--- flow/run.sh ---
#!/bin/bash
# the make line also repeats each setting of config.mk as NAME=value (left out here)
make -C /OpenROAD-flow-scripts/flow DESIGN_CONFIG=/design/flow/config.mk WORK_HOME=/design/flow/orfs CLKGATE_MAP_FILE= finish
--- flow/config.mk ---
export PLATFORM = sky130hd
export DESIGN_NAME = fir_filter
export DESIGN_NICKNAME = fir_filter
export VERILOG_FILES = /design/flow/design.v
export SDC_FILE = /design/flow/constraint.sdc
export NUM_CORES = 4
export LEC_CHECK = 0
export ABC_AREA = 1
export CAP_MARGIN = 20
export CORE_ASPECT_RATIO = 0.69
export CORE_MARGIN = 2
export CORE_UTILIZATION = 72
export CTS_CLUSTER_DIAMETER = 393
export CTS_CLUSTER_SIZE = 98
export SLEW_MARGIN = 20
--- flow/constraint.sdc ---
create_clock -name core_clock -period 3.08 [get_ports {clk}]
set_input_delay 0.6160 -clock core_clock [delete_from_list [all_inputs] [get_ports {clk}]]
set_output_delay 0.6160 -clock core_clock [all_outputs]
set_load 0.01 [all_outputs]
--- flow/design.v ---
module fir_filter(
    input               		clk,
    input               		n_rst,
    input  		signed	[7:0] 	din,    
    output reg 	signed 	[7:0] 	dout 
);
localparam signed B0 = -24;
localparam signed B1 = -21;
localparam signed B2 =   0;
localparam signed B3 =  37;
localparam signed B4 =  80;
localparam signed B5 = 114;
localparam signed B6 = 127;
reg signed [7:0] din_d;
reg signed [7:0] din_d1;
reg signed [7:0] din_d2;
reg signed [7:0] din_d3;
reg signed [7:0] din_d4;
reg signed [7:0] din_d5;
reg signed [7:0] din_d6;
reg signed [7:0] din_d7;
reg signed [7:0] din_d8;
reg signed [7:0] din_d9;
reg signed [7:0] din_d10;
reg signed [7:0] din_d11;
reg signed [7:0] din_d12;
wire signed [8:0] sum_w0;
wire signed [8:0] sum_w1;
wire signed [8:0] sum_w2;
wire signed [8:0] sum_w3;
wire signed [8:0] sum_w4;
wire signed [8:0] sum_w5;
wire signed [8:0] sum_w6;
wire signed [16:0] mul_0;
wire signed [16:0] mul_1;
wire signed [16:0] mul_2;
wire signed [16:0] mul_3;
wire signed [16:0] mul_4;
wire signed [16:0] mul_5;
wire signed [16:0] mul_6;
reg signed [16:0] mul_0d;
reg signed [16:0] mul_1d;
reg signed [16:0] mul_2d;
reg signed [16:0] mul_3d;
reg signed [16:0] mul_4d;
reg signed [16:0] mul_5d;
reg signed [16:0] mul_6d;
wire signed [17:0] sum_w00;
wire signed [17:0] sum_w01;
wire signed [17:0] sum_w02;
wire signed [17:0] sum_w03;
reg signed [17:0] sum_w00d;
reg signed [17:0] sum_w01d;
reg signed [17:0] sum_w02d;
reg signed [17:0] sum_w03d;
wire signed [18:0] sum_w000;
wire signed [18:0] sum_w001;
wire signed [19:0] sum_all;
wire signed [7:0] sum_finish;
always @(posedge clk or negedge n_rst) begin
	if (!n_rst) begin 
		din_d <= 8'h0;
	end
	else begin 
		din_d <= din;
	end
end
always @(posedge clk or negedge n_rst) begin
    if (!n_rst) begin 
        dout <= 8'sd0;
	end
    else begin 
        dout <= sum_finish;
	end
end
always @(posedge clk or negedge n_rst) begin
    if (!n_rst) begin
        din_d1  <= 8'sd0; 
        din_d2  <= 8'sd0; 
        din_d3  <= 8'sd0; 
        din_d4  <= 8'sd0;
        din_d5  <= 8'sd0; 
        din_d6  <= 8'sd0; 
        din_d7  <= 8'sd0; 
        din_d8  <= 8'sd0;
        din_d9  <= 8'sd0; 
        din_d10 <= 8'sd0; 
        din_d11 <= 8'sd0; 
        din_d12 <= 8'sd0;
    end else begin
        din_d1  <= din_d;
        din_d2  <= din_d1;
        din_d3  <= din_d2;
        din_d4  <= din_d3;
        din_d5  <= din_d4;
        din_d6  <= din_d5;
        din_d7  <= din_d6;
        din_d8  <= din_d7;
        din_d9  <= din_d8;
        din_d10 <= din_d9;
        din_d11 <= din_d10;
        din_d12 <= din_d11;
    end
end
assign sum_w0 = $signed(din_d) + $signed(din_d12);
assign sum_w1 = $signed(din_d1) + $signed(din_d11);
assign sum_w2 = $signed(din_d2) + $signed(din_d10);
assign sum_w3 = $signed(din_d3) + $signed(din_d9);
assign sum_w4 = $signed(din_d4) + $signed(din_d8);
assign sum_w5 = $signed(din_d5) + $signed(din_d7);
assign sum_w6 = {din_d6[7], din_d6};   
assign mul_0 = $signed(B0) * $signed(sum_w0);
assign mul_1 = $signed(B1) * $signed(sum_w1);
assign mul_2 = $signed(B2) * $signed(sum_w2);
assign mul_3 = $signed(B3) * $signed(sum_w3);
assign mul_4 = $signed(B4) * $signed(sum_w4);
assign mul_5 = $signed(B5) * $signed(sum_w5);
assign mul_6 = $signed(B6) * $signed(sum_w6);
always @(posedge clk or negedge n_rst) begin
    if (!n_rst) begin 
        mul_0d <= 17'sd0;
        mul_1d <= 17'sd0;
        mul_2d <= 17'sd0;
        mul_3d <= 17'sd0;
        mul_4d <= 17'sd0;
        mul_5d <= 17'sd0;
        mul_6d <= 17'sd0;
    end 
	else begin 
        mul_0d <= mul_0;
        mul_1d <= mul_1;
        mul_2d <= mul_2;
        mul_3d <= mul_3;
        mul_4d <= mul_4;
        mul_5d <= mul_5;
        mul_6d <= mul_6;
    end
end
assign sum_w00 = $signed(mul_0d) + $signed(mul_1d); 
assign sum_w01 = $signed(mul_2d) + $signed(mul_3d); 
assign sum_w02 = $signed(mul_4d) + $signed(mul_5d);
assign sum_w03 = $signed(mul_6d);
always @(posedge clk or negedge n_rst) begin
    if (!n_rst) begin
        sum_w00d <= 18'sd0;
        sum_w01d <= 18'sd0;
        sum_w02d <= 18'sd0;
        sum_w03d <= 18'sd0;
    end 
	else begin
        sum_w00d <= sum_w00;
        sum_w01d <= sum_w01;
        sum_w02d <= sum_w02;
        sum_w03d <= sum_w03;
    end
end
assign sum_w000 = $signed(sum_w00d) + $signed(sum_w01d); 
assign sum_w001 = $signed(sum_w02d) + $signed(sum_w03d);
assign sum_all = $signed(sum_w000) + $signed(sum_w001);
assign sum_finish =	((sum_all[19]) && (sum_all[18:16] != 3'b111))? 8'h81 : 
 					((!sum_all[19]) && (sum_all[18:16] != 3'b000))? 8'h7F : sum_all[16:9];
endmodule
==> flow_metrics.env, run 1 <==
# physical design summary
export IMPL_synthDistinctLibCells=38
export IMPL_io_buffers=17
export IMPL_synth_yosys_num_cells=1628
export IMPL_post_synth_main_area_contributors="sky130_fd_sc_hd__dfrtp_1, sky130_fd_sc_hd__ha_1, sky130_fd_sc_hd__fa_1"
export IMPL_stop_stage="clock tree synthesis"
export IMPL_fp_row_count=46
export IMPL_die_size_y_um=131
export IMPL_number_of_nets_at_floorplan=1999
export IMPL_status="stopped before the end"
export IMPL_top_cells_by_count="sky130_fd_sc_hd__inv_1, sky130_fd_sc_hd__ha_1, sky130_fd_sc_hd__dfrtp_1"
export IMPL_error="[ERROR DPL-0038] Utilization greater than 100%, impossible to legalize"
export IMPL_post_synth_design_cell_area_sq_um=16800
export IMPL_die_area_sq_um=24500
export IMPL_synth_adder_area_share_pct=30.7
export IMPL_synthCells=1628
export IMPL_synth_warnings=1
export IMPL_synthTopLogicFamily="adder cells"
export IMPL_synth_async_reset_ratio_pct=100
export IMPL_yosys_area_share_xor_xnor_pct=6.89
export IMPL_synth_area_yosys_sq_um=16800
export IMPL_io_pins=18
export IMPL_die_width_um=188
export IMPL_yosysSeqAreaShare_pct=39.3
export IMPL_numSynthFlops=263
export IMPL_ys_sh_mux_pct=0
export IMPL_syn_area_per_cell_sq_um=10.3
export IMPL_flip_flops_with_a_built_in_enable=0
export IMPL_hpwl_um=40200
export IMPL_post_synth_top_area_fraction_pct=39.3
export IMPL_area_of_the_core_region_sq_um=22900
export IMPL_finalWeightedCongestion=0.860
export IMPL_detailed_place_area_sq_um=20900
export IMPL_flop_cell="sky130_fd_sc_hd__dfrtp_1"
export IMPL_initial_core_util_pct=73.1
export IMPL_post_synth_top_area_cell="sky130_fd_sc_hd__dfrtp_1"
export IMPL_netlist_top_cell_by_instances="sky130_fd_sc_hd__inv_1"
export IMPL_synth_cellmix_simpleShare_pct=9.17
export IMPL_synth_compound_gate_area_share_pct=7.15
==> through the flow <==
stage	std cells	hold WS, ns	worst slack, ns	util, %
2_1_floorplan	1628	0.320	-1.41	-
3_3_place_gp	2291	0.332	-1.45	91.3
3_5_place_dp	2291	0.335	-1.72	91.3
==> run 2: changes to the inputs <==
- ABC_AREA: 1 -> not set
- CAP_MARGIN: 20 -> 30
- CELL_PAD_IN_SITES_DETAIL_PLACEMENT: not set -> 1
- CORE_ASPECT_RATIO: 0.69 -> 1.82
- CORE_MARGIN: 2 -> 9
- CORE_UTILIZATION: 72 -> 40
- CTS_CLUSTER_DIAMETER: 393 -> not set
- CTS_CLUSTER_SIZE: 98 -> 34
- GPL_ROUTABILITY_DRIVEN: not set -> 1
- GPL_TIMING_DRIVEN: not set -> 1
- MAX_ROUTING_LAYER: not set -> met4
- MIN_ROUTING_LAYER: not set -> met2
- PLACE_DENSITY_LB_ADDON: not set -> 0.07
- SETUP_SLACK_MARGIN: not set -> -0.6
- SLEW_MARGIN: 20 -> 25
- clock period: 3.08 -> 6.0 ns (I/O delays scaled with it)
==> run 2 against run 1 <==
- now clean on timing, DRC and antenna
- synthesized area down 4.3%
- synthesized cell count shrank 15%
- die size increased by 96%
==> flow_metrics.env, run 2 <==
# physical design summary
export IMPL_status="finished clean"
export IMPL_num_nets_final=1807
export IMPL_die_area_sq_um=48000
export IMPL_synth_cellmix_simpleShare_pct=4.24
export IMPL_cp_cell_sequence="ha_1 -> fa_1 -> a21oi_1 -> nor2_1 -> nor2_1 -> o21bai_1 -> a21oi_1 -> xnor2_1 -> ha_1 -> fa_1 -> fa_1 -> ha_1 -> ha_1 -> a21o_1 -> a21oi_1 -> o21bai_1 -> a21oi_1 -> o21bai_1 -> a21oi_1 -> o21bai_1 -> a21oi_1 -> xnor2_1"
export IMPL_synth_adder_area_share_pct=32.1
export IMPL_post_layout_nonfiller_instances=1957
export IMPL_yosysSeqAreaShare_pct=41.0
export IMPL_firstDrtPassIters=5
export IMPL_numSynthFlops=263
export IMPL_max_clock_path_buffers=3
export IMPL_maxCapViolCount=0
export IMPL_detailed_place_area_sq_um=16900
export IMPL_finalInstanceArea_sq_um=17800
export IMPL_tritoncts="done"
export IMPL_timing_critical_path_depth=22
export IMPL_destination_of_the_worst_hold_path="sum_w01d[4]"
export IMPL_cts_sinks=263
export IMPL_endpoint="mul_1d[14]"
export IMPL_netlist_top_cell_by_instances="sky130_fd_sc_hd__ha_1"
export IMPL_final_antenna_net_count=0
export IMPL_synthDistinctLibCells=47
export IMPL_number_of_nets_at_floorplan=1753
export IMPL_post_synth_top_area_cell="sky130_fd_sc_hd__dfrtp_1"
export IMPL_fp_row_count=98
export IMPL_whs_path_depth=0
export IMPL_cts_repair_resized=0
export IMPL_insertion_delay_ns=0.57
export IMPL_grt_first_pass_wirelength_um=62500
export IMPL_critPathTopFamily="adder cells"
export IMPL_die_width_um=166
export IMPL_initial_core_util_pct=40.6
export IMPL_avgRoutedWirePerCell_um=20.1
export IMPL_synth_yosys_num_cells=1382
export IMPL_io_pins=18
export IMPL_synth_async_reset_ratio_pct=100
export IMPL_highest_delay_cell_along_the_critical_path="sky130_fd_sc_hd__fa_1"
export IMPL_syn_area_per_cell_sq_um=11.6
export IMPL_number_of_antenna_violations_at_the_first_check_in_global_routing=1
export IMPL_warnings=41
export IMPL_syn2layout_area_growth_pct=11.1
export IMPL_drt_total_wl_um=39300
export IMPL_grt_pass1_vias=15900
export IMPL_synth_compound_gate_area_share_pct=9.68
export IMPL_post_synth_main_area_contributors="sky130_fd_sc_hd__dfrtp_1, sky130_fd_sc_hd__ha_1, sky130_fd_sc_hd__fa_1"
export IMPL_ys_sh_mux_pct=0.226
export IMPL_worst_path_most_repeated_cell="sky130_fd_sc_hd__a21oi_1"
export IMPL_timing_rr_start="din_d1[0]"
export IMPL_flop_cell="sky130_fd_sc_hd__dfrtp_1"
export IMPL_cts_made_buffers=27
export IMPL_grt_max_degree=124
export IMPL_part_of_the_cycle_the_worst_path_needs_pct=92.8
export IMPL_crit_type="flop to flop"
export IMPL_yosys_area_share_xor_xnor_pct=6.77
export IMPL_critical_path_max_fanout=4
export IMPL_crit_reg2reg_capture="mul_1d[14]"
export IMPL_hpwl_um=30500
export IMPL_critPathLaunchType="flop"
export IMPL_synth_area_yosys_sq_um=16000
export IMPL_synthTopLogicFamily="adder cells"
export IMPL_worstMarginPinSlew_ns=0.826
export IMPL_flip_flops_with_a_built_in_enable=0
export IMPL_fin_skew_ns=0.0178
export IMPL_top_cells_by_count="sky130_fd_sc_hd__ha_1, sky130_fd_sc_hd__dfrtp_1, sky130_fd_sc_hd__inv_1"
export IMPL_max_clock_freq_ghz=0.180
export IMPL_synthCells=1382
export IMPL_cp_required_ns=6.46
export IMPL_area_of_the_core_region_sq_um=39500
export IMPL_hold_path_class="flop to flop"
export IMPL_timing_final_max_slew_violations=0
export IMPL_startpoint="din_d1[0]"
export IMPL_io_buffers=17
export IMPL_timing_hold_violations_final=0
export IMPL_grt_overflow=0
export IMPL_finalWeightedCongestion=0.889
export IMPL_global_route_usage_total_pct=26.7
export IMPL_cp_buffers_inverters=0
export IMPL_cts_root_buffer="sky130_fd_sc_hd__clkbuf_16"
export IMPL_worst_hold_startpoint="mul_3d[4]"
export IMPL_reg2reg_slack_ns=0.43
export IMPL_post_cts_setup_buffer_count=0
export IMPL_htree_num_levels=1
export IMPL_post_synth_design_cell_area_sq_um=16000
export IMPL_via_per_inst=6.73
export IMPL_num_vias=13200
export IMPL_first_iter_violations=1460
export IMPL_finalSetupViolCount=0
export IMPL_post_synth_top_area_fraction_pct=41.0
export IMPL_final_core_utilization_pct=45.1
export IMPL_r2r_cells=22
export IMPL_crit_arrival_ns=6.03
export IMPL_maxSlewHeadroom_pct=45.0
export IMPL_post_route_min_period_ns=5.57
export IMPL_endpoint_kind="flop"
export IMPL_die_size_y_um=288
export IMPL_drc=0
export IMPL_post_cts_hold_buffer_count=0
export IMPL_synth_warnings=1
export IMPL_critical_path_max_stage_delay_ns=0.50
export IMPL_post_place_cells=1906
export IMPL_worst_setup_hold_path_clk_slew_ns=0.07
## run 2: stage by stage
stage / hold WS (ns) / setup WS, ns / TNS [ns]
3_5_place_dp: 0.336 / 0.467 / 0
5_1_grt: 0.352 / -0.0559 / -0.0559
3_3_place_gp: 0.332 / 0.505 / 0
2_1_floorplan: 0.331 / 0.833 / 0
6_report: 0.337 / 0.431 / 0
4_1_cts: 0.340 / 0.423 / 0
## run 2: layer usage
layer	GRT usage [%]	routed length, um	up-vias
met2	38.0	26400	3256
met4	3.69	1670	0
met1	-	0	5132
met3	25.2	11200	168
met5	-	0	-
li1	-	-	4607
## run 2: area by class of cell
| class | count | area [sq um] |
|---|---|---|
| diodes | 1 | 2.50 |
| clock buffers | 34 | 732 |
| clock inverters | 15 | 155 |
| fillers | 4240 | 21700 |
| inverters | 255 | 957 |
| multi-input cells | 864 | 8500 |
| flip-flops and latches | 263 | 6580 |
| well taps | 500 | 626 |
| repair buffers | 25 | 268 |
==> run 3: changes to the inputs <==
- ABC_AREA: not set -> 1
- CAP_MARGIN: 30 -> 20
- CELL_PAD_IN_SITES_DETAIL_PLACEMENT: 1 -> not set
- CORE_ASPECT_RATIO: 1.82 -> not set
- CORE_MARGIN: 9 -> 2
- CORE_UTILIZATION: 40 -> 71
- CTS_CLUSTER_SIZE: 34 -> 37
- GPL_ROUTABILITY_DRIVEN: 1 -> not set
- GPL_TIMING_DRIVEN: 1 -> not set
- HOLD_SLACK_MARGIN: not set -> 0.3
- MAX_ROUTING_LAYER: met4 -> not set
- MIN_ROUTING_LAYER: met2 -> not set
- PLACE_DENSITY_LB_ADDON: 0.07 -> 0.15
- SETUP_SLACK_MARGIN: -0.6 -> 0.79
- SLEW_MARGIN: 25 -> 20
- clock period: 6.0 -> 3.14 ns (I/O delays scaled with it)
==> run 3 against run 2 <==
- the run now fails in clock tree synthesis
- synthesized cell count up 18%
- synthesized area up 4.5%
- die size down 48%
==> flow_metrics.env, run 3 <==
# physical design summary
export IMPL_status="stopped before the end"
export IMPL_stop_stage="clock tree synthesis"
export IMPL_error="[ERROR DPL-0038] Utilization greater than 100%, impossible to legalize"
export IMPL_synthTopLogicFamily="adder cells"
export IMPL_io_buffers=17
export IMPL_initial_core_util_pct=71.8
export IMPL_post_synth_top_area_cell="sky130_fd_sc_hd__dfrtp_1"
export IMPL_numSynthFlops=263
export IMPL_post_synth_design_cell_area_sq_um=16800
export IMPL_synth_compound_gate_area_share_pct=7.15
export IMPL_yosysSeqAreaShare_pct=39.3
export IMPL_ys_sh_mux_pct=0
export IMPL_post_synth_main_area_contributors="sky130_fd_sc_hd__dfrtp_1, sky130_fd_sc_hd__ha_1, sky130_fd_sc_hd__fa_1"
export IMPL_die_width_um=158
export IMPL_fp_row_count=56
export IMPL_synthCells=1628
export IMPL_number_of_nets_at_floorplan=1999
export IMPL_flip_flops_with_a_built_in_enable=0
export IMPL_io_pins=18
export IMPL_synth_async_reset_ratio_pct=100
export IMPL_synth_warnings=1
export IMPL_post_synth_top_area_fraction_pct=39.3
export IMPL_synth_adder_area_share_pct=30.7
export IMPL_area_of_the_core_region_sq_um=23300
export IMPL_top_cells_by_count="sky130_fd_sc_hd__inv_1, sky130_fd_sc_hd__ha_1, sky130_fd_sc_hd__dfrtp_1"
export IMPL_synthDistinctLibCells=38
export IMPL_hpwl_um=36100
export IMPL_syn_area_per_cell_sq_um=10.3
export IMPL_flop_cell="sky130_fd_sc_hd__dfrtp_1"
export IMPL_die_area_sq_um=24800
export IMPL_yosys_area_share_xor_xnor_pct=6.89
export IMPL_synth_cellmix_simpleShare_pct=9.17
export IMPL_finalWeightedCongestion=0.879
export IMPL_die_size_y_um=158
export IMPL_synth_area_yosys_sq_um=16800
export IMPL_synth_yosys_num_cells=1628
export IMPL_netlist_top_cell_by_instances="sky130_fd_sc_hd__inv_1"
[run 3: stage by stage]
stage	cells	hold slack [ns]	util (%)	worst slack (ns)	instance area, sq um
after detailed placement	2270	0.335	90.1	-1.63	21000
after global placement	2270	0.331	90.1	-1.36	21000
after floorplan	1628	0.331	-	-1.35	18100
==> run 4: changes to the inputs <==
- CELL_PAD_IN_SITES_DETAIL_PLACEMENT: not set -> 2
- CELL_PAD_IN_SITES_GLOBAL_PLACEMENT: not set -> 2
- CORE_UTILIZATION: 71 -> 58
- CTS_CLUSTER_SIZE: 37 -> not set
- GPL_ROUTABILITY_DRIVEN: not set -> 0
- HOLD_SLACK_MARGIN: 0.3 -> not set
- MIN_ROUTING_LAYER: not set -> met1
- PLACE_DENSITY_LB_ADDON: 0.15 -> 0.01
- SETUP_SLACK_MARGIN: 0.79 -> not set
- SLEW_MARGIN: 20 -> 40
- clock period: 3.14 -> 6.59 ns (I/O delays scaled with it)
==> run 4 against run 3 <==
- the flow stops in detailed placement
- synthesized cell count unchanged
- die size increased by 22%
- synthesized area unchanged
==> flow_metrics.env, run 4 <==
# physical design summary
export IMPL_io_buffers=17
export IMPL_ys_sh_mux_pct=0
export IMPL_post_synth_main_area_contributors="sky130_fd_sc_hd__dfrtp_1, sky130_fd_sc_hd__ha_1, sky130_fd_sc_hd__fa_1"
export IMPL_status="stopped before the end"
export IMPL_error="Error: detail_place.tcl, 38 bad optional access"
export IMPL_number_of_nets_at_floorplan=1999
export IMPL_post_synth_top_area_fraction_pct=39.3
export IMPL_die_area_sq_um=30300
export IMPL_synthDistinctLibCells=38
export IMPL_stop_stage="detailed placement"
export IMPL_flop_cell="sky130_fd_sc_hd__dfrtp_1"
export IMPL_io_pins=18
export IMPL_synth_async_reset_ratio_pct=100
export IMPL_netlist_top_cell_by_instances="sky130_fd_sc_hd__inv_1"
export IMPL_area_of_the_core_region_sq_um=28500
export IMPL_synth_area_yosys_sq_um=16800
export IMPL_numSynthFlops=263
export IMPL_post_synth_top_area_cell="sky130_fd_sc_hd__dfrtp_1"
export IMPL_synth_warnings=1
export IMPL_initial_core_util_pct=58.7
export IMPL_synthTopLogicFamily="adder cells"
export IMPL_synth_adder_area_share_pct=30.7
export IMPL_top_cells_by_count="sky130_fd_sc_hd__inv_1, sky130_fd_sc_hd__ha_1, sky130_fd_sc_hd__dfrtp_1"
export IMPL_die_size_y_um=174
export IMPL_yosysSeqAreaShare_pct=39.3
export IMPL_post_synth_design_cell_area_sq_um=16800
export IMPL_flip_flops_with_a_built_in_enable=0
export IMPL_synth_yosys_num_cells=1628
export IMPL_synthCells=1628
export IMPL_syn_area_per_cell_sq_um=10.3
export IMPL_synth_compound_gate_area_share_pct=7.15
export IMPL_synth_cellmix_simpleShare_pct=9.17
export IMPL_die_width_um=174
export IMPL_fp_row_count=62
export IMPL_yosys_area_share_xor_xnor_pct=6.89
## run 4: metrics by stage
step                    std cells  worst slack [ns]
after floorplan              1628              1.60
after global placement       2030              1.18
==> run 5: changes to the inputs <==
- ABC_AREA: 1 -> not set
- CELL_PAD_IN_SITES_DETAIL_PLACEMENT: 2 -> not set
- CELL_PAD_IN_SITES_GLOBAL_PLACEMENT: 2 -> not set
- CORE_UTILIZATION: 58 -> 72
- GPL_ROUTABILITY_DRIVEN: 0 -> not set
- MIN_ROUTING_LAYER: met1 -> not set
- PLACE_DENSITY_LB_ADDON: 0.01 -> 0.28
- SETUP_SLACK_MARGIN: not set -> 0.9
- SLEW_MARGIN: 40 -> 20
- clock period: 6.59 -> 5.62 ns (I/O delays scaled with it)
==> run 5 against run 4 <==
- now clean on timing, DRC and antenna
- die size decreased by 22%
- synthesized area decreased by 4.3%
- synthesized cell count decreased by 15%
==> flow_metrics.env, run 5 <==
# physical design summary
export IMPL_area_of_the_core_region_sq_um=21800
export IMPL_reg2reg_slack_ns=0.36
export IMPL_whs_path_depth=0
export IMPL_grt_max_degree=146
export IMPL_critPathTopFamily="adder cells"
export IMPL_part_of_the_cycle_the_worst_path_needs_pct=93.6
export IMPL_drt_total_wl_um=45000
export IMPL_synth_warnings=1
export IMPL_fp_row_count=54
export IMPL_top_cells_by_count="sky130_fd_sc_hd__ha_1, sky130_fd_sc_hd__dfrtp_1, sky130_fd_sc_hd__inv_1"
export IMPL_post_route_min_period_ns=5.26
export IMPL_initial_core_util_pct=73.5
export IMPL_syn2layout_area_growth_pct=21.3
export IMPL_synth_cellmix_simpleShare_pct=4.24
export IMPL_numSynthFlops=263
export IMPL_flop_cell="sky130_fd_sc_hd__dfrtp_1"
export IMPL_post_synth_main_area_contributors="sky130_fd_sc_hd__dfrtp_1, sky130_fd_sc_hd__ha_1, sky130_fd_sc_hd__fa_1"
export IMPL_warnings=46
export IMPL_number_of_antenna_violations_at_the_first_check_in_global_routing=0
export IMPL_cts_root_buffer="sky130_fd_sc_hd__clkbuf_16"
export IMPL_yosysSeqAreaShare_pct=41.0
export IMPL_firstDrtPassIters=7
export IMPL_synth_compound_gate_area_share_pct=9.68
export IMPL_htree_num_levels=1
export IMPL_number_of_nets_at_floorplan=1753
export IMPL_timing_rr_start="din_d1[0]"
export IMPL_crit_reg2reg_capture="mul_1d[14]"
export IMPL_hold_path_class="flop to flop"
export IMPL_startpoint="din_d1[0]"
export IMPL_synthDistinctLibCells=47
export IMPL_r2r_cells=22
export IMPL_status="finished clean"
export IMPL_grt_pass1_vias=11400
export IMPL_maxCapViolCount=0
export IMPL_cp_required_ns=6.07
export IMPL_detailroute_wirelength_met3_um=3060
export IMPL_routedLengthMet1_um=16300
export IMPL_finalWeightedCongestion=0.923
export IMPL_worst_path_most_repeated_cell="sky130_fd_sc_hd__a21oi_2"
export IMPL_io_buffers=17
export IMPL_io_pins=18
export IMPL_worstMarginPinSlew_ns=0.955
export IMPL_hpwl_um=22700
export IMPL_drc=0
export IMPL_met2_length_um=22300
export IMPL_crit_arrival_ns=5.71
export IMPL_synth_yosys_num_cells=1382
export IMPL_endpoint_kind="flop"
export IMPL_setup_tns_final_ns=0
export IMPL_die_size_y_um=153
export IMPL_critical_path_max_stage_delay_ns=0.57
export IMPL_cp_buffers_inverters=2
export IMPL_fin_skew_ns=0.0334
export IMPL_post_synth_top_area_cell="sky130_fd_sc_hd__dfrtp_1"
export IMPL_synthTopLogicFamily="adder cells"
export IMPL_timing_final_max_slew_violations=0
export IMPL_destination_of_the_worst_hold_path="sum_w03d[10]"
export IMPL_post_cts_hold_buffer_count=0
export IMPL_die_width_um=153
export IMPL_num_nets_final=1889
export IMPL_post_synth_design_cell_area_sq_um=16000
export IMPL_max_clock_path_buffers=3
export IMPL_setup_repair_after_global_routing_missed_its_margin="true"
export IMPL_netlist_top_cell_by_instances="sky130_fd_sc_hd__ha_1"
export IMPL_post_layout_nonfiller_instances=1819
export IMPL_first_iter_violations=807
export IMPL_via_per_inst=6.24
export IMPL_global_route_usage_total_pct=31.4
export IMPL_post_synth_top_area_fraction_pct=41.0
export IMPL_hold_worst_slack_ns=0.349
export IMPL_post_place_cells=1680
export IMPL_cts_sinks=263
export IMPL_top_signal_layer_used="met4"
export IMPL_worst_hold_startpoint="mul_6d[10]"
export IMPL_avgRoutedWirePerCell_um=24.7
export IMPL_grt_overflow=0
export IMPL_cp_cell_sequence="ha_2 -> fa_2 -> a21oi_2 -> nor2_1 -> nor2_2 -> xnor2_2 -> ha_1 -> ha_1 -> inv_1 -> fa_1 -> fa_1 -> inv_2 -> fa_2 -> a21o_1 -> a21oi_4 -> o21bai_2 -> a21oi_2 -> o21bai_1 -> a21oi_2 -> o21bai_1 -> a21oi_2 -> xnor2_2"
export IMPL_tritoncts="done"
export IMPL_detail_route_antenna_diodes=0
export IMPL_insertion_delay_ns=0.56
export IMPL_worst_setup_hold_path_clk_slew_ns=0.07
export IMPL_endpoint="mul_1d[14]"
export IMPL_timing_hold_violations_final=0
export IMPL_die_area_sq_um=23500
export IMPL_maxSlewHeadroom_pct=35.7
export IMPL_num_vias=11400
export IMPL_synth_async_reset_ratio_pct=100
export IMPL_timing_critical_path_depth=22
export IMPL_max_clock_freq_ghz=0.190
export IMPL_critPathLaunchType="flop"
export IMPL_syn_area_per_cell_sq_um=11.6
export IMPL_ys_sh_mux_pct=0.226
export IMPL_synth_area_yosys_sq_um=16000
export IMPL_crit_type="flop to flop"
export IMPL_flip_flops_with_a_built_in_enable=0
export IMPL_synth_adder_area_share_pct=32.1
export IMPL_critical_path_max_fanout=3
export IMPL_synthCells=1382
export IMPL_yosys_area_share_xor_xnor_pct=6.77
export IMPL_final_antenna_net_count=0
export IMPL_grt_first_pass_wirelength_um=58000
export IMPL_cts_made_buffers=27
export IMPL_finalSetupViolCount=0
export IMPL_highest_delay_cell_along_the_critical_path="sky130_fd_sc_hd__fa_1"
## run 5: metrics by stage
step           instance area, sq um  utilization (%)  setup slack [ns]
2_1_floorplan                 16100                -             0.912
3_3_place_gp                  16700             76.5             0.578
3_5_place_dp                  16700             76.5             0.253
4_1_cts                       18300             83.9             0.734
5_1_grt                       19500             89.2             0.247
6_report                      19500             89.2             0.362
## run 5: layout make-up
cell class                 count  area [sq um]
clock inverter                20           263
inverter                     255           963
sequential                   263          6590
multi-input combinational    864          9670
fill                         761          2360
tap                          280           350
timing repair buffer         107           926
clock buffer                  30           707
## run 5: per-layer routing
layer  vias up  GRT usage (%)
met5         -              0
met4         0           13.6
met3       255           4.96
met2       618           55.3
met1      5650           38.7
li1       4828              -
## run 5: repair_timing
item,4_1_cts,5_1_grt
buffers inserted,27,62
setup endpoints to repair,22,26
resized,84,139
pin swaps,62,152
==> run 6: changes to the inputs <==
- SETUP_SLACK_MARGIN: 0.9 -> not set
- clock period: 5.62 -> 4.61 ns (I/O delays scaled with it)
==> run 6 against run 5 <==
- the layout now fails its checks (setup timing)
- clock-buffer cell count up 3
- clock skew up 0.0051 ns
- hold slack worse by 0.0031 ns
- critical endpoint unchanged
==> flow_metrics.env, run 6 <==
# physical design summary
export IMPL_status="failed layout checks"
export IMPL_layout_failed_checks="setup timing"
export IMPL_die_width_um=153
export IMPL_post_synth_design_cell_area_sq_um=16000
export IMPL_hpwl_um=24900
export IMPL_worst_hold_startpoint="mul_6d[11]"
export IMPL_endpoint="mul_1d[14]"
export IMPL_timing_rr_start="din_d1[0]"
export IMPL_global_route_usage_total_pct=37.4
export IMPL_highest_delay_cell_along_the_critical_path="sky130_fd_sc_hd__fa_1"
export IMPL_synth_cellmix_simpleShare_pct=4.24
export IMPL_worst_setup_hold_path_clk_slew_ns=0.07
export IMPL_num_nets_final=1950
export IMPL_cp_buffers_inverters=2
export IMPL_die_size_y_um=153
export IMPL_cp_cell_sequence="ha_4 -> fa_2 -> a21oi_2 -> nor2_1 -> nor2_2 -> o21bai_1 -> a21oi_2 -> xnor2_2 -> ha_1 -> fa_1 -> inv_2 -> fa_1 -> inv_2 -> ha_4 -> ha_4 -> a21oi_4 -> o21bai_2 -> a21oi_2 -> o21bai_1 -> a21oi_2 -> o21bai_1 -> a21oi_2 -> xnor2_1"
export IMPL_area_of_the_core_region_sq_um=21800
export IMPL_grt_max_degree=104
export IMPL_flip_flops_with_a_built_in_enable=0
export IMPL_crit_reg2reg_capture="mul_1d[14]"
export IMPL_synthDistinctLibCells=47
export IMPL_first_iter_violations=1238
export IMPL_yosysSeqAreaShare_pct=41.0
export IMPL_tritoncts="done"
export IMPL_crit_type="flop to flop"
export IMPL_grt_first_pass_wirelength_um=67900
export IMPL_synthCells=1382
export IMPL_finalInstanceArea_sq_um=20000
export IMPL_whs_path_depth=0
export IMPL_synth_async_reset_ratio_pct=100
export IMPL_detailed_place_area_sq_um=17500
export IMPL_maxCapViolCount=0
export IMPL_synth_compound_gate_area_share_pct=9.68
export IMPL_finalWeightedCongestion=0.880
export IMPL_critPathLaunchType="flop"
export IMPL_top_cells_by_count="sky130_fd_sc_hd__ha_1, sky130_fd_sc_hd__dfrtp_1, sky130_fd_sc_hd__inv_1"
export IMPL_part_of_the_cycle_the_worst_path_needs_pct=121
export IMPL_flop_cell="sky130_fd_sc_hd__dfrtp_1"
export IMPL_hold_worst_slack_ns=0.346
export IMPL_synth_adder_area_share_pct=32.1
export IMPL_area_sequential_sq_um=6580
export IMPL_finalSetupViolCount=28
export IMPL_number_of_antenna_violations_at_the_first_check_in_global_routing=1
export IMPL_die_area_sq_um=23500
export IMPL_post_synth_top_area_fraction_pct=41.0
export IMPL_cp_required_ns=5.08
export IMPL_initial_core_util_pct=73.5
export IMPL_syn2layout_area_growth_pct=24.5
export IMPL_post_route_min_period_ns=5.58
export IMPL_synth_yosys_num_cells=1382
export IMPL_destination_of_the_worst_hold_path="sum_w03d[11]"
export IMPL_timing_hold_violations_final=0
export IMPL_insertion_delay_ns=0.58
export IMPL_synth_area_yosys_sq_um=16000
export IMPL_critical_path_max_fanout=3
export IMPL_comb_area_sq_um=9700
export IMPL_grt_pass1_vias=12900
export IMPL_cts_made_buffers=26
export IMPL_r2r_cells=23
export IMPL_netlist_top_cell_by_instances="sky130_fd_sc_hd__ha_1"
export IMPL_final_antenna_net_count=0
export IMPL_via_per_inst=6.55
export IMPL_critical_path_max_stage_delay_ns=0.58
export IMPL_drc=0
export IMPL_drt_total_wl_um=52800
export IMPL_htree_num_levels=1
export IMPL_avgRoutedWirePerCell_um=28.1
export IMPL_n_fill_cell=673
export IMPL_max_clock_path_buffers=3
export IMPL_syn_area_per_cell_sq_um=11.6
export IMPL_cts_root_buffer="sky130_fd_sc_hd__clkbuf_16"
export IMPL_post_synth_top_area_cell="sky130_fd_sc_hd__dfrtp_1"
export IMPL_endpoint_kind="flop"
export IMPL_worst_path_most_repeated_cell="sky130_fd_sc_hd__a21oi_2"
export IMPL_setup_slack_ns=-0.967
export IMPL_yosys_area_share_xor_xnor_pct=6.77
export IMPL_fin_skew_ns=0.0385
export IMPL_fp_row_count=54
export IMPL_warnings=46
export IMPL_maxSlewHeadroom_pct=28.9
export IMPL_final_core_utilization_pct=91.5
export IMPL_ys_sh_mux_pct=0.226
export IMPL_post_cts_hold_buffer_count=0
export IMPL_startpoint="din_d1[0]"
export IMPL_io_buffers=17
export IMPL_grt_overflow=0
export IMPL_firstDrtPassIters=5
export IMPL_reg2reg_slack_ns=-0.97
export IMPL_synth_warnings=1
export IMPL_hold_path_class="flop to flop"
export IMPL_cts_sinks=263
export IMPL_worstMarginPinSlew_ns=1.06
export IMPL_numSynthFlops=263
export IMPL_max_clock_freq_ghz=0.179
export IMPL_timing_critical_path_depth=23
export IMPL_num_vias=12300
export IMPL_post_synth_main_area_contributors="sky130_fd_sc_hd__dfrtp_1, sky130_fd_sc_hd__ha_1, sky130_fd_sc_hd__fa_1"
export IMPL_crit_arrival_ns=6.04
export IMPL_number_of_nets_at_floorplan=1753
export IMPL_critPathTopFamily="adder cells"
export IMPL_setup_repair_after_global_routing_missed_its_margin="true"
export IMPL_synthTopLogicFamily="adder cells"
export IMPL_timing_final_max_slew_violations=0
export IMPL_io_pins=18
run 6: timing repair:
item,in CTS,in global routing
buffers inserted,32,30
endpoints found under the setup margin,25,31
pin swaps,109,109
endpoints found under the hold margin,0,0
resized,112,101
run 6: layout make-up:
type                    count  share of cell area [%]
multi-input cells         864                    48.6
inverters                 255                    4.83
diodes                      1                  0.0125
clock inverters            15                    1.44
well taps                 280                    1.75
flip-flops and latches    263                    33.0
clock buffers              33                    3.59
repair buffers            169                    6.83
run 6: metrics by stage:
stage / setup WS (ns) / instances / TNS, ns
2_1_floorplan: -0.00973 / 1382 / -0.00973
3_3_place_gp: -0.0918 / 1779 / -0.851
3_5_place_dp: -0.397 / 1779 / -4.26
4_1_cts: -0.401 / 1856 / -1.40
5_1_grt: -0.962 / 1879 / -11.02
6_report: -0.967 / 1880 / -9.15
run 6: per-layer routing:
metal | vias up | part of all wire, % | track usage (%)
li1 | 4932 | - | -
met1 | 6086 | 34 | 43.2
met2 | 887 | 48 | 67.0
met3 | 412 | 8.3 | 7.00
met4 | 0 | 9.9 | 17.9
met5 | - | 0 | 0
==> run 7: changes to the inputs <==
- ABC_AREA: not set -> 1
- PLACE_DENSITY_LB_ADDON: 0.28 -> 0.16
- clock period: 4.61 -> 5.56 ns (I/O delays scaled with it)
==> run 7 against run 6 <==
- first-iteration DRC count down 52%
- critical path depth up 1
- now clean on timing, DRC and antenna
- via count down 9.5%
- sequential share of layout area up 3.1 points
- register-to-register slack better by 1.2 ns
- worst setup slack better by 1.2 ns
- wire length down 35%
- final area down 8.6%
- fmax up 4.1%
- utilization down 11 points
==> flow_metrics.env, run 7 <==
# physical design summary
export IMPL_maxSlewHeadroom_pct=40.2
export IMPL_synth_cellmix_simpleShare_pct=9.17
export IMPL_synth_compound_gate_area_share_pct=7.15
export IMPL_cp_required_ns=5.97
export IMPL_htree_num_levels=1
export IMPL_synthTopLogicFamily="adder cells"
export IMPL_synth_async_reset_ratio_pct=100
export IMPL_synth_warnings=1
export IMPL_crit_arrival_ns=5.77
export IMPL_finalSetupViolCount=0
export IMPL_post_synth_top_area_fraction_pct=39.3
export IMPL_post_place_cells=1932
export IMPL_drt_total_wl_um=34100
export IMPL_die_width_um=157
export IMPL_firstDrtPassIters=5
export IMPL_post_route_min_period_ns=5.36
export IMPL_netlist_top_cell_by_instances="sky130_fd_sc_hd__inv_1"
export IMPL_maxCapViolCount=0
export IMPL_cts_made_buffers=27
export IMPL_post_synth_top_area_cell="sky130_fd_sc_hd__dfrtp_1"
export IMPL_number_of_nets_at_floorplan=1999
export IMPL_syn_area_per_cell_sq_um=10.3
export IMPL_grt_overflow=0
export IMPL_fp_row_count=55
export IMPL_synth_adder_area_share_pct=30.7
export IMPL_timing_hold_violations_final=0
export IMPL_hold_path_class="flop to flop"
export IMPL_post_synth_design_cell_area_sq_um=16800
export IMPL_finalWeightedCongestion=0.874
export IMPL_drc=0
export IMPL_top_cells_by_count="sky130_fd_sc_hd__inv_1, sky130_fd_sc_hd__ha_1, sky130_fd_sc_hd__dfrtp_1"
export IMPL_worst_setup_hold_path_clk_slew_ns=0.06
export IMPL_reg2reg_slack_ns=0.20
export IMPL_setup_slack_ns=0.203
export IMPL_worstMarginPinSlew_ns=0.892
export IMPL_ys_sh_mux_pct=0
export IMPL_syn2layout_area_growth_pct=8.90
export IMPL_endpoint_kind="flop"
export IMPL_grt_max_degree=120
export IMPL_critPathTopFamily="adder cells"
export IMPL_hpwl_um=25300
export IMPL_initial_core_util_pct=73.8
export IMPL_insertion_delay_ns=0.55
export IMPL_num_nets_final=2051
export IMPL_critical_path_max_stage_delay_ns=0.57
export IMPL_max_clock_freq_ghz=0.187
export IMPL_critPathLaunchType="flop"
export IMPL_fin_skew_ns=0.0306
export IMPL_cts_sinks=263
export IMPL_via_per_inst=5.62
export IMPL_io_buffers=17
export IMPL_area_of_the_core_region_sq_um=22700
export IMPL_detail_route_antenna_diodes=0
export IMPL_status="finished clean"
export IMPL_destination_of_the_worst_hold_path="sum_w03d[11]"
export IMPL_highest_delay_cell_along_the_critical_path="sky130_fd_sc_hd__fa_1"
export IMPL_die_area_sq_um=24500
export IMPL_grt_pass1_vias=12000
export IMPL_flop_cell="sky130_fd_sc_hd__dfrtp_1"
export IMPL_crit_reg2reg_capture="mul_1d[13]"
export IMPL_avgRoutedWirePerCell_um=17.2
export IMPL_tritoncts="done"
export IMPL_num_vias=11100
export IMPL_cp_buffers_inverters=3
export IMPL_timing_rr_start="din_d1[0]"
export IMPL_synthDistinctLibCells=38
export IMPL_part_of_the_cycle_the_worst_path_needs_pct=96.3
export IMPL_post_layout_nonfiller_instances=1983
export IMPL_warnings=44
export IMPL_flip_flops_with_a_built_in_enable=0
export IMPL_grt_first_pass_wirelength_um=57200
export IMPL_post_synth_main_area_contributors="sky130_fd_sc_hd__dfrtp_1, sky130_fd_sc_hd__ha_1, sky130_fd_sc_hd__fa_1"
export IMPL_cp_cell_sequence="ha_1 -> fa_1 -> a21oi_1 -> o21bai_1 -> a21oi_1 -> o21bai_1 -> nand2_1 -> a22oi_2 -> inv_1 -> ha_1 -> inv_1 -> fa_1 -> fa_1 -> inv_1 -> ha_1 -> ha_1 -> nand2_1 -> o21ai_0 -> a21oi_2 -> o21ai_1 -> nand2_1 -> nand2_1 -> a21oi_1 -> xnor2_1"
export IMPL_first_iter_violations=594
export IMPL_crit_type="flop to flop"
export IMPL_startpoint="din_d1[0]"
export IMPL_yosysSeqAreaShare_pct=39.3
export IMPL_global_route_usage_total_pct=29.9
export IMPL_numSynthFlops=263
export IMPL_critical_path_max_fanout=5
export IMPL_r2r_cells=24
export IMPL_timing_final_max_slew_violations=0
export IMPL_post_cts_hold_buffer_count=0
export IMPL_yosys_area_share_xor_xnor_pct=6.89
export IMPL_final_antenna_net_count=0
export IMPL_max_clock_path_buffers=3
export IMPL_preCtsSetupSlack_ns=-0.0885
export IMPL_die_size_y_um=157
export IMPL_io_pins=18
export IMPL_whs_path_depth=0
export IMPL_cts_root_buffer="sky130_fd_sc_hd__clkbuf_16"
export IMPL_timing_critical_path_depth=24
export IMPL_synthCells=1628
export IMPL_synth_area_yosys_sq_um=16800
export IMPL_number_of_antenna_violations_at_the_first_check_in_global_routing=1
export IMPL_synth_yosys_num_cells=1628
export IMPL_endpoint="mul_1d[13]"
export IMPL_worst_hold_startpoint="mul_6d[11]"
## run 7: repair_timing
item / 4_1_cts / 5_1_grt
resized: 1 / 4
setup buffers: 0 / 4
endpoints found under the setup margin: 3 / 3
pin swaps: 0 / 1
## run 7: layout make-up
cell class,instances,area [sq um]
inverters,303,1140
well taps,285,357
multi-input cells,1062,9060
flip-flops and latches,263,6580
clock buffers,34,722
fillers,1351,4460
repair buffers,23,233
clock inverters,13,160
## run 7: routing by layer
layer	share of wire [%]	wire length [um]	up-vias	GRT usage, %
met5	0	0	-	0
met4	3.2	1100	0	9.87
met3	4.1	1400	86	4.65
met2	49	16800	233	52.3
met1	43	14800	5468	38.5
li1	-	-	5357	-
## run 7: per-stage QoR
stage | area, sq um | utilization (%) | setup TNS, ns | hold WS (ns)
after floorplan | 16800 | - | 0 | 0.331
after global placement | 17300 | 76.2 | 0 | 0.331
after detailed placement | 17300 | 76.2 | -0.0885 | 0.335
after CTS | 18200 | 80.2 | 0 | 0.345
after global routing | 18200 | 80.4 | -0.0157 | 0.353
final | 18200 | 80.4 | 0 | 0.338
==> run 8: changes to the inputs <==
- ABC_AREA: 1 -> not set
- CAP_MARGIN: 20 -> 30
- CELL_PAD_IN_SITES_DETAIL_PLACEMENT: not set -> 2
- CORE_ASPECT_RATIO: not set -> 1.82
- CORE_UTILIZATION: 72 -> 40
- CTS_CLUSTER_SIZE: not set -> 34
- GPL_ROUTABILITY_DRIVEN: not set -> 0
- GPL_TIMING_DRIVEN: not set -> 1
- MAX_ROUTING_LAYER: not set -> met4
- MIN_ROUTING_LAYER: not set -> met2
- PLACE_DENSITY_LB_ADDON: 0.16 -> 0.07
- SLEW_MARGIN: 20 -> 25
- clock period: 5.56 -> 6.0 ns (I/O delays scaled with it)
==> run 8 against run 7 <==
- still clean on timing, DRC and antenna
- first-iteration DRC count went up to 3.0 times the previous value
- utilization is 36 points lower
- via count is 22% higher
- non-clock buffer count is 3 higher
- worst setup slack better by 0.16 ns
- sequential share of layout area is 0.85 points higher
- clock skew hardly changed
- global-route usage is 1.6 points higher
==> flow_metrics.env, run 8 <==
# physical design summary
export IMPL_status="finished clean"
export IMPL_timing_rr_start="sum_w00d[0]"
export IMPL_top_cells_by_count="sky130_fd_sc_hd__ha_1, sky130_fd_sc_hd__dfrtp_1, sky130_fd_sc_hd__inv_1"
export IMPL_syn2layout_area_growth_pct=11.1
export IMPL_yosysSeqAreaShare_pct=41.0
export IMPL_fp_row_count=99
export IMPL_reg2reg_slack_ns=0.36
export IMPL_cp_required_ns=6.45
export IMPL_die_width_um=152
export IMPL_grt_overflow=0
export IMPL_synth_cellmix_simpleShare_pct=4.24
export IMPL_critical_path_max_fanout=7
export IMPL_synthDistinctLibCells=47
export IMPL_endpoint_kind="flop"
export IMPL_warnings=47
export IMPL_io_pins=18
export IMPL_part_of_the_cycle_the_worst_path_needs_pct=93.9
export IMPL_destination_of_the_worst_hold_path="din_d11[1]"
export IMPL_initial_core_util_pct=40.2
export IMPL_number_of_nets_at_floorplan=1753
export IMPL_tritoncts="done"
export IMPL_critical_path_max_stage_delay_ns=0.51
export IMPL_synth_yosys_num_cells=1382
export IMPL_post_synth_top_area_cell="sky130_fd_sc_hd__dfrtp_1"
export IMPL_critPathLaunchType="flop"
export IMPL_die_area_sq_um=41800
export IMPL_synth_warnings=1
export IMPL_worst_path_most_repeated_cell="sky130_fd_sc_hd__o21ai_0"
export IMPL_htree_num_levels=1
export IMPL_first_iter_violations=1759
export IMPL_post_synth_design_cell_area_sq_um=16000
export IMPL_cp_cell_sequence="ha_1 -> inv_1 -> fa_1 -> nor2b_1 -> o21ai_0 -> a21oi_1 -> o21ai_0 -> a21oi_1 -> a211oi_2 -> nor2b_1 -> o21ai_0 -> nand2_1 -> fa_1 -> inv_1 -> ha_1 -> a21oi_1 -> o21ai_0 -> a211oi_1 -> nor2_1 -> a311oi_4 -> nand2_1 -> mux2_4 -> a31o_4 -> a21o_1"
export IMPL_cp_buffers_inverters=2
export IMPL_numSynthFlops=263
export IMPL_area_of_the_core_region_sq_um=39900
export IMPL_insertion_delay_ns=0.58
export IMPL_flip_flops_with_a_built_in_enable=0
export IMPL_worstMarginPinSlew_ns=0.887
export IMPL_ys_sh_mux_pct=0.226
export IMPL_post_cts_hold_buffer_count=0
export IMPL_netlist_top_cell_by_instances="sky130_fd_sc_hd__ha_1"
export IMPL_cts_repair_resized=0
export IMPL_max_clock_freq_ghz=0.177
export IMPL_grt_pass1_vias=16800
export IMPL_post_cts_setup_buffer_count=0
export IMPL_final_antenna_net_count=0
export IMPL_drt_total_wl_um=40800
export IMPL_post_synth_main_area_contributors="sky130_fd_sc_hd__dfrtp_1, sky130_fd_sc_hd__ha_1, sky130_fd_sc_hd__fa_1"
export IMPL_r2r_cells=24
export IMPL_grt_first_pass_wirelength_um=64700
export IMPL_cts_sinks=263
export IMPL_hpwl_um=32700
export IMPL_global_route_usage_total_pct=31.5
export IMPL_timing_final_max_slew_violations=0
export IMPL_synth_adder_area_share_pct=32.1
export IMPL_synth_async_reset_ratio_pct=100
export IMPL_num_nets_final=1807
export IMPL_hold_worst_slack_ns=0.347
export IMPL_number_of_antenna_violations_at_the_first_check_in_global_routing=0
export IMPL_endpoint="dout[6]"
export IMPL_syn_area_per_cell_sq_um=11.6
export IMPL_max_clock_path_buffers=3
export IMPL_maxSlewHeadroom_pct=40.8
export IMPL_post_synth_top_area_fraction_pct=41.0
export IMPL_synth_compound_gate_area_share_pct=9.68
export IMPL_grt_max_degree=115
export IMPL_firstDrtPassIters=5
export IMPL_startpoint="sum_w00d[0]"
export IMPL_maxCapViolCount=0
export IMPL_synthCells=1382
export IMPL_fin_skew_ns=0.0301
export IMPL_setup_repair_after_global_routing_missed_its_margin="true"
export IMPL_yosys_area_share_xor_xnor_pct=6.77
export IMPL_whs_path_depth=0
export IMPL_timing_critical_path_depth=24
export IMPL_synthTopLogicFamily="adder cells"
export IMPL_highest_delay_cell_along_the_critical_path="sky130_fd_sc_hd__fa_1"
export IMPL_die_size_y_um=274
export IMPL_flop_cell="sky130_fd_sc_hd__dfrtp_1"
export IMPL_via_per_inst=6.92
export IMPL_avgRoutedWirePerCell_um=20.8
export IMPL_timing_hold_violations_final=0
export IMPL_cts_root_buffer="sky130_fd_sc_hd__clkbuf_16"
export IMPL_worst_hold_startpoint="din_d10[1]"
export IMPL_critPathTopFamily="AND-OR/OR-AND gates"
export IMPL_synth_area_yosys_sq_um=16000
export IMPL_hold_path_class="flop to flop"
export IMPL_crit_reg2reg_capture="dout[6]"
export IMPL_worst_setup_hold_path_clk_slew_ns=0.06
export IMPL_crit_arrival_ns=6.09
export IMPL_post_route_min_period_ns=5.64
export IMPL_finalSetupViolCount=0
export IMPL_num_vias=13600
export IMPL_cts_made_buffers=26
export IMPL_io_buffers=17
export IMPL_crit_type="flop to flop"
export IMPL_drc=0
-- run 8: cell type report --
| class | count | area, sq um |
|---|---|---|
| Antenna cell | 2 | 5.00 |
| Clock buffer | 35 | 744 |
| Clock inverter | 10 | 116 |
| Fill cell | 4035 | 22100 |
| Inverter | 255 | 957 |
| Multi-Input combinational cell | 864 | 8540 |
| Sequential cell | 263 | 6580 |
| Tap cell | 505 | 632 |
| Timing Repair Buffer | 26 | 255 |
-- run 8: layer usage --
layer  vias to the layer above  part of all wire (%)  track usage, %
li1                       4606                     -               -
met1                      5134                     0               -
met2                      3553                    65            46.0
met3                       261                    27            27.1
met4                         0                   8.9            8.63
met5                         -                     0               -
-- run 8: metrics by stage --
stage                     setup TNS [ns]  util, %  setup WS, ns  instance area, sq um  std cells
after floorplan                        0        -         0.833                 16000       1382
after global placement                 0     42.4         0.464                 16900       1913
after detailed placement               0     42.4         0.229                 16900       1913
after CTS                              0     44.6         0.180                 17800       1958
after global routing             -0.0413     44.7       -0.0413                 17800       1958
final                                  0     44.7         0.365                 17800       1960
==> run 9: changes to the inputs <==
- ABC_AREA: not set -> 1
- CELL_PAD_IN_SITES_DETAIL_PLACEMENT: 2 -> not set
- CELL_PAD_IN_SITES_GLOBAL_PLACEMENT: not set -> 0
- CORE_ASPECT_RATIO: 1.82 -> 0.53
- CORE_MARGIN: 2 -> 10
- CTS_CLUSTER_SIZE: 34 -> 82
- GPL_ROUTABILITY_DRIVEN: 0 -> not set
- GPL_TIMING_DRIVEN: 1 -> 0
- MAX_ROUTING_LAYER: met4 -> not set
- PLACE_DENSITY_LB_ADDON: 0.07 -> not set
- SLEW_MARGIN: 25 -> 35
==> run 9 against run 8 <==
- register-to-register slack better by 0.07 ns
- fmax grew 1.2%
- final cell count is 15% higher
- clock-buffer cell count is 4 lower
- largest cell class unchanged
- highest routed layer is now met5
==> flow_metrics.env, run 9 <==
# physical design summary
export IMPL_firstDrtPassIters=50
export IMPL_numSynthFlops=263
export IMPL_highest_delay_cell_along_the_critical_path="sky130_fd_sc_hd__fa_1"
export IMPL_final_antenna_net_count=0
export IMPL_warnings=40
export IMPL_post_route_min_period_ns=5.57
export IMPL_whs_path_depth=0
export IMPL_area_of_the_core_region_sq_um=41200
export IMPL_insertion_delay_ns=0.56
export IMPL_grt_first_pass_wirelength_um=57300
export IMPL_synth_adder_area_share_pct=30.7
export IMPL_timing_critical_path_depth=25
export IMPL_grt_overflow=0
export IMPL_maxSlewHeadroom_pct=53.0
export IMPL_num_vias=15300
export IMPL_io_buffers=17
export IMPL_cts_sinks=263
export IMPL_initial_core_util_pct=40.7
export IMPL_max_clock_path_buffers=3
export IMPL_post_synth_design_cell_area_sq_um=16800
export IMPL_synth_area_yosys_sq_um=16800
export IMPL_grt_max_degree=79
export IMPL_max_clock_freq_ghz=0.180
export IMPL_die_area_sq_um=50900
export IMPL_synthDistinctLibCells=38
export IMPL_destination_of_the_worst_hold_path="din_d11[7]"
export IMPL_global_route_usage_total_pct=21.4
export IMPL_comb_area_sq_um=9060
export IMPL_setup_repair_after_global_routing_missed_its_margin="false"
export IMPL_yosys_area_share_xor_xnor_pct=6.89
export IMPL_cts_made_buffers=26
export IMPL_worst_hold_startpoint="din_d10[7]"
export IMPL_critPathLaunchType="flop"
export IMPL_fp_row_count=54
export IMPL_number_of_antenna_violations_at_the_first_check_in_global_routing=1
export IMPL_endpoint_kind="flop"
export IMPL_drt_total_wl_um=35400
export IMPL_worst_path_most_repeated_cell="sky130_fd_sc_hd__a21oi_1"
export IMPL_flip_flops_with_a_built_in_enable=0
export IMPL_r2r_cells=25
export IMPL_n_fill_cell=3864
export IMPL_crit_reg2reg_capture="mul_1d[13]"
export IMPL_setup_slack_ns=0.433
export IMPL_area_sequential_sq_um=6580
export IMPL_io_pins=18
export IMPL_num_nets_final=2048
export IMPL_endpoint="mul_1d[13]"
export IMPL_synthCells=1628
export IMPL_post_cts_hold_buffer_count=0
export IMPL_hold_path_class="flop to flop"
export IMPL_ys_sh_mux_pct=0
export IMPL_synth_warnings=1
export IMPL_die_width_um=301
export IMPL_number_of_nets_at_floorplan=1999
export IMPL_crit_type="flop to flop"
export IMPL_hpwl_um=28500
export IMPL_post_synth_top_area_fraction_pct=39.3
export IMPL_via_per_inst=6.75
export IMPL_grt_pass1_vias=17800
export IMPL_synth_yosys_num_cells=1628
export IMPL_cp_buffers_inverters=4
export IMPL_worst_setup_hold_path_clk_slew_ns=0.07
export IMPL_syn2layout_area_growth_pct=10.9
export IMPL_synth_compound_gate_area_share_pct=7.15
export IMPL_drc=0
export IMPL_fin_skew_ns=0.0245
export IMPL_cts_root_buffer="sky130_fd_sc_hd__clkbuf_16"
export IMPL_synth_cellmix_simpleShare_pct=9.17
export IMPL_critical_path_max_stage_delay_ns=0.56
export IMPL_critical_path_max_fanout=5
export IMPL_timing_final_max_slew_violations=0
export IMPL_preCtsSetupSlack_ns=0.107
export IMPL_avgRoutedWirePerCell_um=15.6
export IMPL_finalWeightedCongestion=0.876
export IMPL_syn_area_per_cell_sq_um=10.3
export IMPL_tritoncts="done"
export IMPL_reg2reg_slack_ns=0.43
export IMPL_cp_required_ns=6.45
export IMPL_finalSetupViolCount=0
export IMPL_timing_hold_violations_final=0
export IMPL_synth_async_reset_ratio_pct=100
export IMPL_flop_cell="sky130_fd_sc_hd__dfrtp_1"
export IMPL_startpoint="din_d1[0]"
export IMPL_timing_rr_start="din_d1[0]"
export IMPL_netlist_top_cell_by_instances="sky130_fd_sc_hd__inv_1"
export IMPL_part_of_the_cycle_the_worst_path_needs_pct=92.8
export IMPL_top_cells_by_count="sky130_fd_sc_hd__inv_1, sky130_fd_sc_hd__ha_1, sky130_fd_sc_hd__dfrtp_1"
export IMPL_htree_num_levels=1
export IMPL_crit_arrival_ns=6.02
export IMPL_worstMarginPinSlew_ns=0.705
export IMPL_post_synth_top_area_cell="sky130_fd_sc_hd__dfrtp_1"
export IMPL_die_size_y_um=169
export IMPL_hold_worst_slack_ns=0.347
export IMPL_yosysSeqAreaShare_pct=39.3
export IMPL_critPathTopFamily="adder cells"
export IMPL_post_synth_main_area_contributors="sky130_fd_sc_hd__dfrtp_1, sky130_fd_sc_hd__ha_1, sky130_fd_sc_hd__fa_1"
export IMPL_synthTopLogicFamily="adder cells"
export IMPL_maxCapViolCount=0
export IMPL_first_iter_violations=1387
export IMPL_status="finished clean"
[run 9: final cells by class]
class | count | share of cell area, %
Inverter | 303 | 6.12
Sequential cell | 263 | 35.4
Antenna cell | 6 | 0.0808
Multi-Input combinational cell | 1062 | 48.8
Tap cell | 560 | 3.77
Clock buffer | 31 | 3.83
Timing Repair Buffer | 21 | 1.41
Clock inverter | 16 | 0.586
[run 9: timing repair]
item                                    CTS  global route
buffers inserted                          0             0
hold endpoints to repair                  0             0
resized                                   0             3
endpoints found under the setup margin    0             1
[run 9: layer usage]
layer  wire length, um  up-vias  global-route usage [%]
met5               623        -                    12.3
met2             15200     3883                    18.3
li1                  -     5304                       -
met4              1100       18                    2.37
met1                 0     5874                       -
met3             18500      197                    37.7
[run 9: stage by stage]
step           TNS [ns]  area, sq um  cells  utilization (%)
2_1_floorplan         0        16800   1628                -
3_3_place_gp   -1911.23        17600   2205             42.8
3_5_place_dp          0        17700   2208             43.0
4_1_cts               0        18500   2255             45.0
5_1_grt               0        18600   2261             45.1
6_report              0        18600   2262             45.1
==> run 10: changes to the inputs <==
- CAP_MARGIN: 30 -> 20
- CELL_PAD_IN_SITES_GLOBAL_PLACEMENT: 0 -> not set
- CORE_ASPECT_RATIO: 0.53 -> not set
- CORE_MARGIN: 10 -> 2
- CORE_UTILIZATION: 40 -> 72
- CTS_CLUSTER_DIAMETER: not set -> 203
- CTS_CLUSTER_SIZE: 82 -> not set
- GPL_TIMING_DRIVEN: 0 -> not set
- MIN_ROUTING_LAYER: met2 -> not set
- PLACE_DENSITY_LB_ADDON: not set -> 0.14
- SLEW_MARGIN: 35 -> 20
- clock period: 6.0 -> 4.47 ns (I/O delays scaled with it)
==> run 10 against run 9 <==
- the layout now fails its checks (setup timing)
- critical path depth shrank 1
- sequential share of layout area shrank 2.6 points
- critical endpoint unchanged
- worst setup slack lost 0.94 ns
==> flow_metrics.env, run 10 <==
# physical design summary
export IMPL_num_vias=12800
export IMPL_syn_area_per_cell_sq_um=10.3
export IMPL_post_synth_top_area_fraction_pct=39.3
export IMPL_setup_slack_ns=-0.505
export IMPL_final_antenna_net_count=0
export IMPL_maxSlewHeadroom_pct=38.6
export IMPL_post_synth_design_cell_area_sq_um=16800
export IMPL_via_per_inst=6.17
export IMPL_initial_core_util_pct=73.8
export IMPL_worst_hold_startpoint="mul_6d[14]"
export IMPL_cp_buffers_inverters=5
export IMPL_n_fill_cell=908
export IMPL_status="failed layout checks"
export IMPL_io_pins=18
export IMPL_timing_final_max_slew_violations=0
export IMPL_synth_yosys_num_cells=1628
export IMPL_synth_compound_gate_area_share_pct=7.15
export IMPL_endpoint="mul_1d[13]"
export IMPL_htree_num_levels=1
export IMPL_top_cells_by_count="sky130_fd_sc_hd__inv_1, sky130_fd_sc_hd__ha_1, sky130_fd_sc_hd__dfrtp_1"
export IMPL_post_synth_top_area_cell="sky130_fd_sc_hd__dfrtp_1"
export IMPL_first_iter_violations=1214
export IMPL_crit_arrival_ns=5.43
export IMPL_critPathTopFamily="adder cells"
export IMPL_hold_worst_slack_ns=0.344
export IMPL_detail_route_antenna_diodes=0
export IMPL_cts_root_buffer="sky130_fd_sc_hd__clkbuf_16"
export IMPL_drt_total_wl_um=47800
export IMPL_yosys_area_share_xor_xnor_pct=6.89
export IMPL_insertion_delay_ns=0.56
export IMPL_fp_row_count=55
export IMPL_critical_path_max_fanout=5
export IMPL_critPathLaunchType="flop"
export IMPL_reg2reg_slack_ns=-0.50
export IMPL_numSynthFlops=263
export IMPL_cp_required_ns=4.93
export IMPL_hold_path_class="flop to flop"
export IMPL_finalWeightedCongestion=0.912
export IMPL_synth_cellmix_simpleShare_pct=9.17
export IMPL_synth_adder_area_share_pct=30.7
export IMPL_fin_skew_ns=0.0311
export IMPL_post_route_min_period_ns=4.97
export IMPL_netlist_top_cell_by_instances="sky130_fd_sc_hd__inv_1"
export IMPL_crit_reg2reg_capture="mul_1d[13]"
export IMPL_r2r_cells=24
export IMPL_worst_setup_hold_path_clk_slew_ns=0.06
export IMPL_layout_failed_checks="setup timing"
export IMPL_timing_hold_violations_final=0
export IMPL_grt_overflow=0
export IMPL_setup_repair_after_global_routing_missed_its_margin="true"
export IMPL_hpwl_um=27000
export IMPL_finalSetupViolCount=16
export IMPL_grt_pass1_vias=12500
export IMPL_tritoncts="done"
export IMPL_area_of_the_core_region_sq_um=22700
export IMPL_synthDistinctLibCells=38
export IMPL_crit_type="flop to flop"
export IMPL_grt_first_pass_wirelength_um=61900
export IMPL_highest_delay_cell_along_the_critical_path="sky130_fd_sc_hd__fa_1"
export IMPL_post_cts_hold_buffer_count=0
export IMPL_drc=0
export IMPL_synth_area_yosys_sq_um=16800
run 10: per-layer routing:
layer / wire length [um] / up-vias / GRT usage (%)
li1: - / 5541 / -
met1: 17800 / 6239 / 41.3
met2: 23600 / 744 / 57.9
met3: 3010 / 261 / 4.13
met4: 3390 / 2 / 11.8
met5: 8 / - / 0
run 10: metrics by stage:
stage               util [%]  area, sq um  TNS, ns  setup slack [ns]  std cells
floorplan                  -        16900  -0.0702           -0.0379       1628
global placement        78.8        17900   -0.136           -0.0761       1990
detailed placement      78.8        17900   -0.961            -0.201       1990
CTS                     84.1        19100  -0.0283           -0.0213       2049
global route            88.3        20100    -6.11            -0.699       2073
finish                  88.3        20100    -3.38            -0.505       2073
run 10: layout make-up:
cell class                      instances  area [sq um]  share of cell area, %
Timing Repair Buffer                  113           947                   4.72
Tap cell                              285           357                   1.78
Sequential cell                       263          6580                   32.8
Clock inverter                         13           159                  0.792
Clock buffer                           34           732                   3.65
Inverter                              303          1140                   5.68
Multi-Input combinational cell       1062         10100                   50.6
run 10: what timing repair did:
item / CTS / global route
buffers inserted: 12 / 29
pin swaps: 24 / 84
setup endpoints to repair: 22 / 28
hold endpoints to repair: 0 / 0
resized: 41 / 150
